==> inputs of 06-17 <==
==> flow/design.v <==
 `timescale 1ns / 1ps
module calc_logic(
   input clk,
   input rst,
   input [4:0] keycode,
   input newkey,
   output [15:0] Xdisplay,
   output LED_NEG_digit,
   output LED_OVW
   );
   localparam[4:0] KEY_CE = 5'b01100,
                   KEY_CA = 5'b00100,
                   KEY_MULTI = 5'b01001,
                   KEY_SUB = 5'b01010,
                   KEY_ADD = 5'b01011,
                   KEY_SQR = 5'b00001,
                   KEY_CH_SIGN = 5'b00010,
                   KEY_EQUALS = 5'b00011;
   reg signed [17:0] X, nextX, Y, nextY, ANS;
   reg [1:0] OP, nextOP;
   wire ADD = (OP == KEY_ADD [1:0]);
   wire SUB = (OP == KEY_SUB [1:0]);
   wire MULTI = (OP == KEY_MULTI [1:0]);        
   wire OP_T2 = (newkey && (keycode[4:2] == 3'b010) );
   wire CA = (newkey && (keycode == KEY_CA) );             
   wire CE = (newkey && (keycode == KEY_CE) );
   wire digit = (newkey && (keycode[4] == 1'b1) );
   wire EQUALS = (newkey && (keycode == KEY_EQUALS) );
   wire SQR = (newkey && (keycode == KEY_SQR) );
   wire CH_SIGN = (newkey && (keycode == KEY_CH_SIGN) );
   wire [6:0] CONTROL = {CE, CA, OP_T2, digit, EQUALS, SQR, CH_SIGN};  
   wire signed [17:0] ANS_ADD, ANS_MULTI, ANS_SUB, ANS_SQR, ANS_CH_SIGN;
   assign ANS_ADD = X+Y;
   assign ANS_SUB = Y-X;
   assign ANS_MULTI = X*Y;
   assign ANS_SQR = X*X;
   assign ANS_CH_SIGN = X*-1;  
   assign LED_OVW = X[16]; 
   assign Xdisplay = X[15:0];
   assign LED_NEG_digit = X[17];  
   always @ (ADD, MULTI, SUB, ANS_ADD, ANS_MULTI, ANS_SUB, X)
       case({ADD, SUB, MULTI})
           3'b100: ANS = ANS_ADD;
           3'b010: ANS = ANS_SUB;
           3'b001: ANS = ANS_MULTI;
           default: ANS = X;
       endcase   
   always @ (CONTROL, X, keycode, ANS, ANS_SQR, ANS_CH_SIGN)
       casez(CONTROL)
           7'b1000000: nextX = 18'b0;
           7'b?1?????: nextX = 18'b0;
           7'b0010000: nextX = 18'b0;
           7'b0001000: nextX = {X[12:0], keycode[3:0]};  
           7'b0000100: nextX = ANS;
           7'b0000010: nextX = ANS_SQR;
           7'b0000001: nextX = ANS_CH_SIGN;
           default: nextX = X;
       endcase
   always @ (posedge clk or posedge rst)
   begin
       if(rst) X <= 18'b0;
       else X <= nextX;
   end
   always @ (OP_T2, CA, Y, X)
       case({OP_T2, CA})
           2'b00: nextY = Y;
           2'b10: nextY = X;
           default: nextY = 18'b0;
       endcase
   always @ (posedge clk or posedge rst)
     begin
         if(rst) Y <= 18'b0;
         else Y <= nextY;
     end
   always @ (OP_T2, CA, keycode, OP)
       case({OP_T2, CA})
           2'b00: nextOP = OP;
           2'b10: nextOP = keycode[1:0];
           default: nextOP = 2'b0;
       endcase
   always @ (posedge clk or posedge rst)
     begin
         if(rst) OP <= 2'b0;
         else OP <= nextOP;
     end
   endmodule
==> flow/run.sh <==
#!/bin/bash
# the make line also repeats each setting of config.mk as NAME=value (left out here)
make -C /OpenROAD-flow-scripts/flow DESIGN_CONFIG=/design/flow/config.mk WORK_HOME=/design/flow/orfs CLKGATE_MAP_FILE= finish
==> flow/config.mk <==
export PLATFORM = sky130hd
export DESIGN_NAME = calc_logic
export DESIGN_NICKNAME = calc_logic
export VERILOG_FILES = /design/flow/design.v
export SDC_FILE = /design/flow/constraint.sdc
export NUM_CORES = 4
export LEC_CHECK = 0
export ABC_AREA = 1
export CAP_MARGIN = 20
export CELL_PAD_IN_SITES_GLOBAL_PLACEMENT = 1
export CORE_ASPECT_RATIO = 0.55
export CORE_MARGIN = 4
export CORE_UTILIZATION = 28
export CTS_CLUSTER_DIAMETER = 264
export GPL_ROUTABILITY_DRIVEN = 0
export HOLD_SLACK_MARGIN = -0.04
export SETUP_SLACK_MARGIN = 2.19
export SLEW_MARGIN = 20
export TNS_END_PERCENT = 55
==> flow/constraint.sdc <==
create_clock -name core_clock -period 8.0 [get_ports {clk}]
set_input_delay 1.6000 -clock core_clock [delete_from_list [all_inputs] [get_ports {clk}]]
set_output_delay 1.6000 -clock core_clock [all_outputs]
set_load 0.01 [all_outputs]
==> 02-08: changes against 06-17 <==
- CELL_PAD_IN_SITES_GLOBAL_PLACEMENT: 1 -> not set
- CORE_ASPECT_RATIO: 0.55 -> 0.5
- CORE_MARGIN: 4 -> 2
- CORE_UTILIZATION: 28 -> 50
- CTS_CLUSTER_DIAMETER: 264 -> 20
- CTS_CLUSTER_SIZE: not set -> 92
- GPL_ROUTABILITY_DRIVEN: 0 -> not set
- HOLD_SLACK_MARGIN: -0.04 -> not set
- PLACE_DENSITY: not set -> 0.35
- SETUP_SLACK_MARGIN: 2.19 -> 2.31
- TNS_END_PERCENT: 55 -> 20
==> 09-11: changes against 06-17 <==
- ABC_AREA: 1 -> not set
- CELL_PAD_IN_SITES_GLOBAL_PLACEMENT: 1 -> not set
- CORE_ASPECT_RATIO: 0.55 -> not set
- CORE_MARGIN: 4 -> 2
- CORE_UTILIZATION: 28 -> 72
- CTS_CLUSTER_DIAMETER: 264 -> not set
- GPL_ROUTABILITY_DRIVEN: 0 -> not set
- HOLD_SLACK_MARGIN: -0.04 -> not set
- PLACE_DENSITY_LB_ADDON: not set -> 0.0
- SETUP_SLACK_MARGIN: 2.19 -> not set
- TNS_END_PERCENT: 55 -> not set
==> flow/constraint.sdc (replaced) <==
create_clock -name core_clock -period 5.53 [get_ports {clk}]
set_input_delay 1.1060 -clock core_clock [delete_from_list [all_inputs] [get_ports {clk}]]
set_output_delay 1.1060 -clock core_clock [all_outputs]
set_load 0.01 [all_outputs]
==> results <==
quantity	09-11	06-17	02-08
Share of synthesized area spent on multiplexers	0.00472	0	0
Number of gates resized after cts	30	46	49
Hold slack	0.583 ns	0.622 ns	0.646 ns
End point of the critical path	X[17]$_DFFE_PP0P_	X[16]$_DFFE_PP0P_	X[16]$_DFFE_PP0P_
Setup TNS after final layout	-2.04 ns	0 ns	0 ns
Inverters, non-clock	294	573	573
Met2 usage in global routing	0.727	0.237	0.443
Total of clock buffers placed in the layout	5	6	5
Well Taps	225	651	382
Reg2reg end	X[17]$_DFFE_PP0P_	X[16]$_DFFE_PP0P_	X[16]$_DFFE_PP0P_
Met3 track utilization from global routing	0.116	0.0503	0.0954
Portion of total power attributed to sequential cells	0.171	0.175	0.169
Stage delay of the slowest cell on the critical path	0.68 ns	0.55 ns	0.56 ns
# placed instances	1826	2643	2373
Final std cells w/o fill	1854	2698	2427
Count of unique library cells instantiated by Yosys	63	49	49
Run status	finished with violations	finished clean	finished clean
Reasons for failing layout checks	setup timing	-	-
Clock latency (worst-skew pair)	0.29 ns	0.30 ns	0.30 ns

---

==> run a <==
RTL: the design.v shown in full above, as it stands there.
Settings: LEC_CHECK=0, ABC_AREA=1, CAP_MARGIN=5, CELL_PAD_IN_SITES_GLOBAL_PLACEMENT=1, CORE_ASPECT_RATIO=0.55, CORE_MARGIN=4, CORE_UTILIZATION=28, CTS_CLUSTER_DIAMETER=264, GPL_ROUTABILITY_DRIVEN=0, HOLD_SLACK_MARGIN=-0.04, SLEW_MARGIN=20, TNS_END_PERCENT=55; clock period 8.0 ns.
run.sh (not shown) runs the stock make flow with config.mk's settings and CLKGATE_MAP_FILE=.
==> inputs of run b, as changes to run a <==
- ABC_AREA: 1 -> not set
- CAP_MARGIN: 5 -> 20
- CELL_PAD_IN_SITES_GLOBAL_PLACEMENT: 1 -> not set
- CORE_ASPECT_RATIO: 0.55 -> 0.5
- CORE_MARGIN: 4 -> 2
- CORE_UTILIZATION: 28 -> 50
- CTS_CLUSTER_DIAMETER: 264 -> 265
- CTS_CLUSTER_SIZE: not set -> 92
- GPL_ROUTABILITY_DRIVEN: 0 -> not set
- HOLD_SLACK_MARGIN: -0.04 -> not set
- PLACE_DENSITY: not set -> 0.35
- SETUP_SLACK_MARGIN: not set -> -0.77
- TNS_END_PERCENT: 55 -> 20
==> qor summary <==
WP data arrival: run a 6770 ps; run b 6880 ps
Adders+Majority by Area: run a 0.4306; run b 0.4698
Number of violations reported at the end of detailed-routing iteration 0: run a 1058; run b 812
Ant. Diodes: run a 1; run b 0
Chip footprint: run a 53400 µm²; run b 26830 µm²
Internal: run a 0.6564 mW; run b 0.6309 mW
End point of the worst hold path: run a Y[16]; run b OP[0]
Worst ir drop on vdd: run a 0.1013 mV; run b 0.07878 mV
Actual slew at the worst max-slew pin: run a 1068 ps; run b 1068 ps
Overall power: run a 1.587 mW; run b 1.228 mW
Switching power share of the total: run a 0.5864; run b 0.4862
Met1 WL: run a 27.95 mm; run b 17.13 mm
FP Util: run a 0.2838; run b 0.5075
Most used cell along the critical path: run a sky130_fd_sc_hd__nand2_1; run b sky130_fd_sc_hd__ha_1
Met2 wire length: run a 17.52 mm; run b 15.82 mm
XOR/XNOR Area Share: run a 0.01639; run b 0.07577
Final period demand of the worst path: run a 6588 ps; run b 6716 ps
Area share of buffers outside the clock network: run a 0.03127; run b 0.02925
Reg2reg path depth: run a 27; run b 21
Log Warnings: run a 31; run b 33
Post-synthesis to final-layout area growth: run a 7.737%; run b 5.494%
Non-clock inverter instance count of the final layout: run a 573; run b 294
Final Instance Count excl. Fillers: run a 2652; run b 1790
Status: run a no timing/DRC/antenna violations; run b no timing/DRC/antenna violations
GR Layer Usage met2: run a 0.2328; run b 0.4576

---

==> inputs of v9 <==
Starts from the design.v that is shown in full above.
make LEC_CHECK=0 CAP_MARGIN=20 CORE_MARGIN=2 CORE_UTILIZATION=70 CTS_CLUSTER_SIZE=37 PLACE_DENSITY_LB_ADDON=0.0 SETUP_SLACK_MARGIN=1.37 SLEW_MARGIN=20 finish   # period 5.59 ns
==> v29 (differences from v9) <==
ABC_AREA = 1   (was default)
CORE_UTILIZATION = 72   (was 70)
CTS_CLUSTER_DIAMETER = 216   (was default)
CTS_CLUSTER_SIZE = 99   (was 37)
PLACE_DENSITY_LB_ADDON = 0.04   (was 0.0)
SETUP_SLACK_MARGIN = default   (was 1.37)
==> flow/constraint.sdc (replaced) <==
create_clock -name core_clock -period 7.91 [get_ports {clk}]
set_input_delay 1.5820 -clock core_clock [delete_from_list [all_inputs] [get_ports {clk}]]
set_output_delay 1.5820 -clock core_clock [all_outputs]
set_load 0.01 [all_outputs]
==> v3 (differences from v9) <==
CORE_UTILIZATION = 68   (was 70)
CTS_CLUSTER_SIZE = 40   (was 37)
PLACE_DENSITY_LB_ADDON = default   (was 0.0)
SETUP_SLACK_MARGIN = 1.28   (was 1.37)
TNS_END_PERCENT = 5   (was default)
==> flow/constraint.sdc (replaced) <==
create_clock -name core_clock -period 8.32 [get_ports {clk}]
set_input_delay 1.6640 -clock core_clock [delete_from_list [all_inputs] [get_ports {clk}]]
set_output_delay 1.6640 -clock core_clock [all_outputs]
set_load 0.01 [all_outputs]
==> reports/qor.txt <==
logic area - 10420 sq um
Seq area share - 0.06616
Detailed Route WL - 39550 um
DIE AREA - 20420 sq um
setup slack of the worst register-to-register path - 1.47 ns
power in combinational cells - 937 uW
pwr/cell area - 103.9 nW/um^2
seq pwr - 321 uW
outcome - finished clean
number of buffer and inverter stages on the critical path - 4
total of fill cells in the finished design - 1435
crit share post-route - 0.8146
# the run above: v29

==> reports/qor.txt <==
total of fill cells in the finished design - 1032
Detailed Route WL - 36920 um
number of buffer and inverter stages on the critical path - 5
final critical-path setup slack - -0.09239 ns
setup slack of the worst register-to-register path - -0.09 ns
SO Viols - negative setup slack
outcome - complete, but fails checks
logic area - 10940 sq um
number of setup violations in the final report - 3
power in combinational cells - 1280 uW
crit share post-route - 1.017
# the run above: v9

==> reports/qor.txt <==
power in combinational cells - 684 uW
total of fill cells in the finished design - 1477
outcome - finished clean
number of buffer and inverter stages on the critical path - 4
HP Start - Y[16]$_DFFE_PP0P_
Seq area share - 0.07142
DIE AREA - 19830 sq um
seq pwr - 286 uW
logic area - 10410 sq um
pwr/cell area - 91.83 nW/um^2
# the run above: v3


---

==> harbor <==
// calc_logic: RTL as listed in full above, without the edits since
clock: 8.0 ns
lec_check: 0
abc_area: 1
cap_margin: 20
cell_pad_in_sites_detail_placement: 2
cell_pad_in_sites_global_placement: 2
core_aspect_ratio: 1.25
core_margin: 5
core_utilization: 40
cts_cluster_diameter: 359
cts_cluster_size: 61
gpl_routability_driven: 0
place_density: 0.47
slew_margin: 40
==> inputs of delta, as changes to harbor <==
Settings changed: ABC_AREA 1 to unset, CELL_PAD_IN_SITES_DETAIL_PLACEMENT 2 to unset, CELL_PAD_IN_SITES_GLOBAL_PLACEMENT 2 to unset, CORE_ASPECT_RATIO 1.25 to unset, CORE_MARGIN 5 to 2, CORE_UTILIZATION 40 to 50, CTS_CLUSTER_DIAMETER 359 to 385, CTS_CLUSTER_SIZE 61 to 92, GPL_ROUTABILITY_DRIVEN 0 to unset, PLACE_DENSITY 0.47 to 0.35, SETUP_SLACK_MARGIN set to -0.77, SLEW_MARGIN 40 to 20.
==> comparison <==
Of delta and harbor, harbor has the higher global-route usage (gap 0.064 points).
Between harbor and delta, the lower first-iteration DRC count is in harbor (gap 16%, measured against delta).
Register-to-register slack: harbor is better than delta (190 ps).
Of delta and harbor, harbor has the higher combinational power (gap 29%, measured against harbor).
Of delta and harbor, harbor has the higher sequential power (gap about 9%, measured against harbor).
Power: harbor is larger than delta (23%).
Of delta and harbor, harbor has the higher critical path depth (gap 8).
Between harbor and delta, the lower non-clock buffer count is in delta (gap 10).
Of delta and harbor, harbor has the higher final cell count (gap 28%, measured against harbor).
Via count: harbor is larger than delta (34%).
Of delta and harbor, delta has the higher utilization (gap 11 points).
==> figures <==
Result of the run: harbor finished clean; delta finished clean
Signal buf overhead: harbor 0.0317; delta 0.0292
Largest fanout on the critical path: harbor 19; delta 21
Number of rows in the core area: harbor 76; delta 58
Critical path's most frequent cell: harbor sky130_fd_sc_hd__nand2_1; delta sky130_fd_sc_hd__fa_1
Crit-path max cell delay: harbor 820 ps; delta 960 ps
Layout Nets: harbor 2,370; delta 1,811
Multiplexer share of the synthesized area: harbor 0; delta 0.00472
Clock period minus final worst setup slack: harbor 6430 ps; delta 6620 ps
Required time of the critical path: harbor 8230 ps; delta 8170 ps
Worst setup path startpoint: harbor X[5]; delta X[1]
Xor/xnor cell area share of the yosys netlist: harbor 0.0164; delta 0.0758
Power density over the cells: harbor 106 nW/um^2; delta 94.6 nW/um^2
Endpoint of the worst hold-timing path: harbor Y[15]; delta OP[0]
Share of the final layout cell area in sequential cells: harbor 0.0655; delta 0.0707
Startpoint of the most critical register-to-register path: harbor X[5]; delta X[1]
Net switching power figure: harbor 0.000869 W; delta 0.000588 W
Final setup skew: harbor 7.14 ps; delta 3.44 ps
Share of the yosys chip area belonging to registers: harbor 0.0685; delta 0.0747
Number of cell instances after yosys synthesis: harbor 2,015; delta 1,466
Global-route wire length before repair: harbor 83.2 mm; delta 57.5 mm
Final-layout clock buffer total: harbor 7; delta 5
ClkCell Share: harbor 0.0117; delta 0.0144

---

==> inputs of build 83 <==
Starts from the design.v that is shown in full above.
==> flow/config.mk <==
export PLATFORM = sky130hd
export DESIGN_NAME = calc_logic
export DESIGN_NICKNAME = calc_logic
export VERILOG_FILES = /design/flow/design.v
export SDC_FILE = /design/flow/constraint.sdc
export NUM_CORES = 4
export LEC_CHECK = 0
export CAP_MARGIN = 20
export CORE_ASPECT_RATIO = 0.55
export CORE_MARGIN = 2
export CORE_UTILIZATION = 72
export SLEW_MARGIN = 20
==> flow/constraint.sdc <==
create_clock -name core_clock -period 8.0 [get_ports {clk}]
set_input_delay 1.6000 -clock core_clock [delete_from_list [all_inputs] [get_ports {clk}]]
set_output_delay 1.6000 -clock core_clock [all_outputs]
set_load 0.01 [all_outputs]
==> inputs of build 53, as changes to build 83 <==
--- a/flow/config.mk
+++ b/flow/config.mk
@@ -7,6 +7,9 @@
 export LEC_CHECK = 0
 export CAP_MARGIN = 20
-export CORE_ASPECT_RATIO = 0.55
 export CORE_MARGIN = 2
 export CORE_UTILIZATION = 72
+export CTS_CLUSTER_SIZE = 72
+export GPL_ROUTABILITY_DRIVEN = 0
+export PLACE_DENSITY_LB_ADDON = 0.0
 export SLEW_MARGIN = 20
+export TNS_END_PERCENT = 75
==> flow/constraint.sdc (replaced) <==
create_clock -name core_clock -period 5.53 [get_ports {clk}]
set_input_delay 1.1060 -clock core_clock [delete_from_list [all_inputs] [get_ports {clk}]]
set_output_delay 1.1060 -clock core_clock [all_outputs]
set_load 0.01 [all_outputs]
==> inputs of build 24, as changes to build 83 <==
--- a/flow/config.mk
+++ b/flow/config.mk
@@ -7,6 +7,9 @@
 export LEC_CHECK = 0
 export CAP_MARGIN = 20
-export CORE_ASPECT_RATIO = 0.55
 export CORE_MARGIN = 2
 export CORE_UTILIZATION = 72
+export CTS_CLUSTER_SIZE = 72
+export PLACE_DENSITY_LB_ADDON = 0.0
+export SETUP_SLACK_MARGIN = 1.63
 export SLEW_MARGIN = 20
+export TNS_END_PERCENT = 5
==> flow/constraint.sdc (replaced) <==
create_clock -name core_clock -period 5.59 [get_ports {clk}]
set_input_delay 1.1180 -clock core_clock [delete_from_list [all_inputs] [get_ports {clk}]]
set_output_delay 1.1180 -clock core_clock [all_outputs]
set_load 0.01 [all_outputs]
==> results <==
Build 24 ran to the end with violations: negative setup slack. Build 83 finished clean. Build 53 reached the layout checks and failed them: negative setup slack. Fmax, highest first: build 53, build 24, build 83. Area after synthesis is the same in build 83 and build 53. Between build 83 and build 53, the lower worst setup slack is in build 53 (gap 1.9 ns). In count of clock-buffer cells in the layout, build 24 and build 83 do not differ. Cell count: build 53 > build 24 > build 83. In build 24 the register-to-register slack is lower than in build 53, by 0.30 ns. Between build 53 and build 24, the lower utilization is in build 24 (gap 0.065 points). First-iteration DRC count, highest first: build 53, build 24, build 83. In die size, build 24 and build 53 do not differ. In sequential cell count, build 24 and build 53 do not differ. The lowest via count belongs to build 83, the highest to build 24.
Power is estimated from default activity; no workload was simulated.
